==> inputs of trial 62 <==
## cpu18
module cpu18 (
  input  wire        clk,
  input  wire        rst,
  output wire [9:0]  imem_addr,
  input  wire [17:0] imem_rdata,
  output wire [9:0]  dmem_addr,
  output wire [17:0] dmem_wdata,
  output wire        dmem_we,
  input  wire [17:0] dmem_rdata,
  output wire        halt
);
clock: 7.68 ns
lec_check: 0
abc_area: 1
cap_margin: 20
cell_pad_in_sites_detail_placement: 2
cell_pad_in_sites_global_placement: 0
core_aspect_ratio: 1.2
core_margin: 3
core_utilization: 70
cts_cluster_diameter: 270
cts_cluster_size: 52
gpl_timing_driven: 0
max_routing_layer: met4
min_routing_layer: met2
setup_slack_margin: 0.77
slew_margin: 20
tns_end_percent: 10
run.sh (not shown) runs the stock make flow with config.mk's settings and CLKGATE_MAP_FILE=.
==> build 86 (differences from trial 62) <==
==> flow/config.mk (replaced) <==
export PLATFORM = sky130hd
export DESIGN_NAME = cpu18
export DESIGN_NICKNAME = cpu18
export VERILOG_FILES = /design/flow/design.v
export SDC_FILE = /design/flow/constraint.sdc
export NUM_CORES = 4
export LEC_CHECK = 0
export CAP_MARGIN = 20
export CELL_PAD_IN_SITES_DETAIL_PLACEMENT = 1
export CELL_PAD_IN_SITES_GLOBAL_PLACEMENT = 1
export CORE_ASPECT_RATIO = 0.54
export CORE_MARGIN = 10
export CORE_UTILIZATION = 55
export CTS_CLUSTER_DIAMETER = 270
export GPL_TIMING_DRIVEN = 1
export MAX_ROUTING_LAYER = met4
export PLACE_DENSITY = 0.78
export SETUP_SLACK_MARGIN = 1.21
export SLEW_MARGIN = 20
==> flow/constraint.sdc (replaced) <==
create_clock -name core_clock -period 10.3 [get_ports {clk}]
set_input_delay 2.0600 -clock core_clock [delete_from_list [all_inputs] [get_ports {clk}]]
set_output_delay 2.0600 -clock core_clock [all_outputs]
set_load 0.01 [all_outputs]
==> notes <==
Trial 62 failed in detailed placement. Build 86 finished with timing, DRC and antenna clean.
In build 86 the area after synthesis is larger than in trial 62, by 5.5%.
Of trial 62 and build 86, trial 62 has the higher synthesized cell count (gap about 40%, measured against build 86).
Between build 86 and trial 62, the lower die size is in trial 62 (gap about 50%, measured against trial 62).

---

==> v17 <==
==> flow/design.v <==
module OneBitAdder (
  input A,
  input B,
  input cin,
  output sum,
  output cout
);
  assign sum = (A ^ B) ^ cin;
  assign cout = ((A ^ B) & cin) | (A & B);
endmodule
module Adder_2_bits (
  input [1:0] bit_1, bit_2,
  input c_in,
  output [1:0] s,
  output c_out
);
  wire c0;  
  OneBitAdder birler (.A(bit_1[0]), .B(bit_2[0]), .cin(c_in), .sum(s[0]), .cout(c0));
  OneBitAdder onlar (.A(bit_1[1]), .B(bit_2[1]), .cin(c0), .sum(s[1]), .cout(c_out));
endmodule
module Adder_4_bits (
  input [3:0] bit_1, bit_2,
  input c_in,
  output [3:0] s,
  output c_out
);
  wire  c0;  
  Adder_2_bits a_2_0 (.bit_1(bit_1[1:0]), .bit_2(bit_2[1:0]), .c_in(c_in), .s(s[1:0]), .c_out(c0));
  Adder_2_bits a_2_1 (.bit_1(bit_1[3:2]), .bit_2(bit_2[3:2]), .c_in(c0), .s(s[3:2]), .c_out(c_out));
endmodule
module Adder_8_bits (
  input [7:0] bit_1, bit_2,
  input c_in,
  output [7:0] s,
  output c_out
);
  wire  c0;  
  Adder_4_bits a_4_0 (.bit_1(bit_1[3:0]), .bit_2(bit_2[3:0]), .c_in(c_in), .s(s[3:0]), .c_out(c0));
  Adder_4_bits a_4_1 (.bit_1(bit_1[7:4]), .bit_2(bit_2[7:4]), .c_in(c0), .s(s[7:4]), .c_out(c_out));
endmodule
  module Adder_10_bits(
  input [9:0] bit_1,bit_2, 
  input c_in,
  output [9:0] s,
  output c_out
);
 wire  c0;  
   Adder_8_bits a_8 (.bit_1(bit_1[7:0]), .bit_2(bit_2[7:0]), .c_in(c_in), .s(s[7:0]), .c_out(c0));
   Adder_2_bits a_2 (.bit_1(bit_1[9:8]), .bit_2(bit_2[9:8]), .c_in(c0), .s(s[9:8]), .c_out(c_out));
endmodule
module Adder_16_bits (
  input [15:0] bit_1, bit_2,
  input c_in,
  output [15:0] s,
  output c_out
);
  wire  c0;  
  Adder_8_bits a_8_0 (.bit_1(bit_1[7:0]), .bit_2(bit_2[7:0]), .c_in(c_in), .s(s[7:0]), .c_out(c0));
  Adder_8_bits a_8_1 (.bit_1(bit_1[15:8]), .bit_2(bit_2[15:8]), .c_in(c0), .s(s[15:8]), .c_out(c_out));
endmodule
module Adder_18_bits (
  input [17:0] bit_1, bit_2,
  input c_in,
  output [17:0] s,
  output c_out
);
  wire  c0;  
  Adder_16_bits a_16 (.bit_1(bit_1[15:0]), .bit_2(bit_2[15:0]), .c_in(c_in), .s(s[15:0]), .c_out(c0));
  Adder_2_bits a_2 (.bit_1(bit_1[17:16]), .bit_2(bit_2[17:16]), .c_in(c0), .s(s[17:16]), .c_out(c_out));
endmodule
module ExtendValue (
  input [0:5] inp,
  output reg [0:17] out
);
  always @* begin
    out[12:17] = inp[0:5];
    if (inp[0] == 1'b0)
      out[0:11] = 12'b0;
    else
      out[0:11] = 12'hfff;
  end
endmodule
module Mux_Alu (
  input  [1:0] whichalu,
  input  [17:0] input_0, input_1, input_2, input_3,
  output reg [17:0] out
);
    always @ (input_0 or input_1 or input_2 or input_3 or whichalu)
    begin
	out=input_0;
	if(whichalu== 2'b01)
	   out=input_1;
	if(whichalu== 2'b10)
	   out=input_2;
	if(whichalu== 2'b11)
	   out=input_3;
    end
endmodule
module Mux_18bit (
  input wire select,
  input wire [17:0] input_1,  
  input wire [17:0] input_2,  
  output reg [17:0] out  
);
    always @ (select or input_1 or input_2)
    begin
        if (select == 1'b0)
            out = input_1;
        else
            out = input_2;
    end
endmodule
module aluselect (
    input wire [17:0] R1,
    input wire [17:0] R2,
    input wire [1:0] alu_op_type,
    output wire [17:0] result,
    output wire cout
);
    wire [17:0] add_result, and_result, nand_result, nor_result;
    Adder_18_bits adder (.bit_1(R1), .bit_2(R2), .c_in(1'b0), .s(add_result), .c_out(cout));
    assign and_result = R1 & R2;
    assign nand_result = ~(R1 & R2);
    assign nor_result = ~(R1 | R2);
    Mux_Alu m1 (
        .whichalu(alu_op_type),
        .input_0(add_result),
        .input_1(and_result),
        .input_2(nand_result),
        .input_3(nor_result),
        .out(result)
    );
endmodule
module Regfile (
  input [0:4] select_register, reg_1, reg_2,
  input [0:17] data,
  input clck, reset_enable, write_enable, clear,
  output reg [0:17] read_reg_1_value,
  output reg [0:17] read_reg_2_value
);
  reg [0:17] registers [0:15];  
  integer i;
  always @(posedge clck or posedge reset_enable) begin
    if (reset_enable) begin
      for (i = 0; i < 16; i = i + 1) begin
        registers[i] <= 18'b0;
      end
    end
    else if (clear) begin
      for (i = 0; i < 16; i = i + 1) begin
        registers[i] <= 18'b0;
      end
    end
    else if (write_enable) begin
      registers[select_register[1:4]] <= data;
    end
  end
  always @(posedge clck) begin
    read_reg_1_value <= registers[reg_1[1:4]];
    read_reg_2_value <= registers[reg_2[1:4]];
  end
endmodule
module ProgramCounter (
  input wire clk,
  input wire rst,
  input wire is_jump,
  input wire pc_enable,
  input wire next,
  input wire [9:0] address_input,
  output reg [9:0] current_address
);
  always @(posedge clk or posedge rst) begin
    if (rst) begin
      current_address <= 10'b0;
    end else begin
      if (is_jump) begin
        current_address <= current_address+address_input;
      end else if (pc_enable && next) begin
        current_address <= current_address + 1;
      end
    end
  end
endmodule
module cpu18 (
  input  wire        clk,
  input  wire        rst,
  output wire [9:0]  imem_addr,
  input  wire [17:0] imem_rdata,
  output wire [9:0]  dmem_addr,
  output wire [17:0] dmem_wdata,
  output wire        dmem_we,
  input  wire [17:0] dmem_rdata,
  output wire        halt
);
  localparam S_FETCH  = 2'd0;
  localparam S_DECODE = 2'd1;
  localparam S_EXEC   = 2'd2;
  localparam S_HALT   = 2'd3;
  reg  [1:0]  state;
  reg  [17:0] ir;
  reg         zf, cf;
  wire [9:0]  pc;
  wire [3:0] opcode = ir[17:14];
  wire [3:0] f_dst  = ir[13:10];
  wire [3:0] f_src1 = ir[9:6];
  wire [3:0] f_src2 = ir[3:0];
  wire [5:0] f_imm  = ir[5:0];
  wire [9:0] f_addr = ir[9:0];
  wire is_alu = (opcode[3:2] == 2'b00);           
  wire is_imm = (opcode[3:1] == 3'b010);          
  wire is_ld  = (opcode == 4'b0110);
  wire is_st  = (opcode == 4'b0111);
  wire is_cmp = (opcode == 4'b1000);
  wire is_jmp = (opcode >= 4'b1001) && (opcode <= 4'b1110);
  wire is_rst = (opcode == 4'b1111);
  reg taken;
  always @* begin
    case (opcode)
      4'b1001: taken = 1'b1;           
      4'b1010: taken = zf;             
      4'b1011: taken = ~zf & ~cf;      
      4'b1100: taken = cf;             
      4'b1101: taken = ~cf;            
      4'b1110: taken = cf | zf;        
      default: taken = 1'b0;
    endcase
  end
  wire exec = (state == S_EXEC);
  wire [17:0] rv1, rv2, wb_data;
  wire [3:0]  rsel1 = is_st ? f_dst : f_src1;
  Regfile regs (
    .select_register({1'b0, f_dst}),
    .reg_1({1'b0, rsel1}),
    .reg_2({1'b0, f_src2}),
    .data(wb_data),
    .clck(clk),
    .reset_enable(rst),
    .write_enable(exec & (is_alu | is_imm | is_ld)),
    .clear(exec & is_rst),
    .read_reg_1_value(rv1),
    .read_reg_2_value(rv2)
  );
  wire [17:0] imm_ext, alu_b, alu_y;
  wire        alu_cout;
  ExtendValue ext (.inp(f_imm), .out(imm_ext));
  Mux_18bit   opb (.select(is_imm), .input_1(rv2), .input_2(imm_ext), .out(alu_b));
  aluselect   alu (.R1(rv1), .R2(alu_b), .alu_op_type(opcode[1:0]), .result(alu_y), .cout(alu_cout));
  Mux_18bit   wbm (.select(is_ld), .input_1(alu_y), .input_2(dmem_rdata), .out(wb_data));
  wire do_jump = exec & is_jmp & taken;
  ProgramCounter pcr (
    .clk(clk),
    .rst(rst),
    .is_jump(do_jump),
    .pc_enable(exec),
    .next(1'b1),
    .address_input(f_addr),
    .current_address(pc)
  );
  always @(posedge clk or posedge rst) begin
    if (rst) begin
      state <= S_FETCH;
      ir    <= 18'b0;
      zf    <= 1'b0;
      cf    <= 1'b0;
    end else begin
      case (state)
        S_FETCH: begin
          ir    <= imem_rdata;
          state <= S_DECODE;
        end
        S_DECODE: state <= S_EXEC;
        S_EXEC: begin
          if (is_cmp) begin
            zf <= (rv1 == rv2);
            cf <= (rv1 < rv2);
          end else if (is_rst) begin
            zf <= 1'b0;
            cf <= 1'b0;
          end
          if (do_jump && f_addr == 10'd0)
            state <= S_HALT;
          else
            state <= S_FETCH;
        end
        default: state <= S_HALT;
      endcase
    end
  end
  assign imem_addr  = pc;
  assign dmem_addr  = f_addr;
  assign dmem_wdata = rv1;
  assign dmem_we    = exec & is_st;
  assign halt       = (state == S_HALT);
endmodule
==> flow/run.sh <==
#!/bin/bash
# the make line also repeats each setting of config.mk as NAME=value (left out here)
make -C /OpenROAD-flow-scripts/flow DESIGN_CONFIG=/design/flow/config.mk WORK_HOME=/design/flow/orfs CLKGATE_MAP_FILE= finish
==> flow/config.mk <==
export PLATFORM = sky130hd
export DESIGN_NAME = cpu18
export DESIGN_NICKNAME = cpu18
export VERILOG_FILES = /design/flow/design.v
export SDC_FILE = /design/flow/constraint.sdc
export NUM_CORES = 4
export LEC_CHECK = 0
export CAP_MARGIN = 15
export CORE_MARGIN = 2
export CORE_UTILIZATION = 50
export CTS_CLUSTER_DIAMETER = 353
export GPL_ROUTABILITY_DRIVEN = 1
export GPL_TIMING_DRIVEN = 0
export MAX_ROUTING_LAYER = met4
export MIN_ROUTING_LAYER = met2
export PLACE_DENSITY_LB_ADDON = 0.04
export SLEW_MARGIN = 0
export TNS_END_PERCENT = 20
==> flow/constraint.sdc <==
create_clock -name core_clock -period 15.2 [get_ports {clk}]
set_input_delay 3.0400 -clock core_clock [delete_from_list [all_inputs] [get_ports {clk}]]
set_output_delay 3.0400 -clock core_clock [all_outputs]
set_load 0.01 [all_outputs]
==> v1 (differences from v17) <==
- CAP_MARGIN: 15 -> 20
- CORE_UTILIZATION: 50 -> 65
- CTS_CLUSTER_DIAMETER: 353 -> not set
- GPL_ROUTABILITY_DRIVEN: 1 -> not set
- GPL_TIMING_DRIVEN: 0 -> not set
- MAX_ROUTING_LAYER: met4 -> not set
- MIN_ROUTING_LAYER: met2 -> not set
- PLACE_DENSITY_LB_ADDON: 0.04 -> not set
- SLEW_MARGIN: 0 -> 20
- TNS_END_PERCENT: 20 -> not set
==> flow/constraint.sdc (replaced) <==
create_clock -name core_clock -period 6.99 [get_ports {clk}]
set_input_delay 1.3980 -clock core_clock [delete_from_list [all_inputs] [get_ports {clk}]]
set_output_delay 1.3980 -clock core_clock [all_outputs]
set_load 0.01 [all_outputs]
==> v37 (differences from v17) <==
- ABC_AREA: not set -> 1
- CAP_MARGIN: 15 -> 10
- CELL_PAD_IN_SITES_GLOBAL_PLACEMENT: not set -> 0
- CORE_MARGIN: 2 -> 8
- CORE_UTILIZATION: 50 -> 56
- CTS_CLUSTER_DIAMETER: 353 -> not set
- GPL_ROUTABILITY_DRIVEN: 1 -> not set
- GPL_TIMING_DRIVEN: 0 -> not set
- MAX_ROUTING_LAYER: met4 -> not set
- MIN_ROUTING_LAYER: met2 -> not set
- PLACE_DENSITY_LB_ADDON: 0.04 -> 0.0
- SETUP_SLACK_MARGIN: not set -> -0.05
- SLEW_MARGIN: 0 -> 35
- TNS_END_PERCENT: 20 -> not set
==> flow/constraint.sdc (replaced) <==
create_clock -name core_clock -period 5.63 [get_ports {clk}]
set_input_delay 1.1260 -clock core_clock [delete_from_list [all_inputs] [get_ports {clk}]]
set_output_delay 1.1260 -clock core_clock [all_outputs]
set_load 0.01 [all_outputs]
==> impl_metrics.py <==
# Flow results
metrics = {
    "status": {
        "status": "complete, but fails checks",
        "so.violations": "negative setup slack",
    },
    "placement": {
        "place_hpwl_mm": 44.4,
        "place_area_sq_mm": 0.0217,
    },
    "logic_synthesis": {
        "top_cell_area_share_pct": 39.7,
        "postSynthCellCount": 2696,
        "synth_cell_types": 41,
        "adder_share_pct": 5.58,
        "netlist_area_sq_mm": 0.0202,
    },
    "die": {
        "num_rows": 69,
    },
    "timing": {
        "worst_slack_ns": -2.16,
        "setup_viol": 128,
    },
}
That was v37.
==> impl_metrics.py <==
# Flow results
metrics = {
    "status": {
        "status": "complete, but fails checks",
        "so.violations": "negative setup slack",
    },
    "die": {
        "num_rows": 66,
    },
    "timing": {
        "worst_slack_ns": -1.21,
        "setup_viol": 80,
    },
    "logic_synthesis": {
        "adder_share_pct": 5.29,
        "netlist_area_sq_mm": 0.0214,
        "postSynthCellCount": 1942,
        "synth_cell_types": 85,
    },
}
That was v1.
==> impl_metrics.py <==
# Physical implementation metrics
metrics = {
    "die": {
        "die_area_sq_mm": 0.0444,
        "num_rows": 75,
        "fp_util_pct": 50.8,
    },
    "logic_synthesis": {
        "postSynthCellCount": 1942,
        "synth_cell_types": 85,
        "top_cell_area_share_pct": 37.6,
        "adder_share_pct": 5.29,
        "netlist_area_sq_mm": 0.0214,
    },
    "clocking": {
        "cts_num_sinks": 358,
    },
    "status": {
        "error_line": "[ERROR GRT-0116] Global routing finished with congestion. Check the congestion regions in the DRC Viewer.",
        "haltStage": "global routing (5_1_grt)",
        "status": "did not finish",
    },
    "placement": {
        "place_area_sq_mm": 0.0231,
    },
}
That was v17.
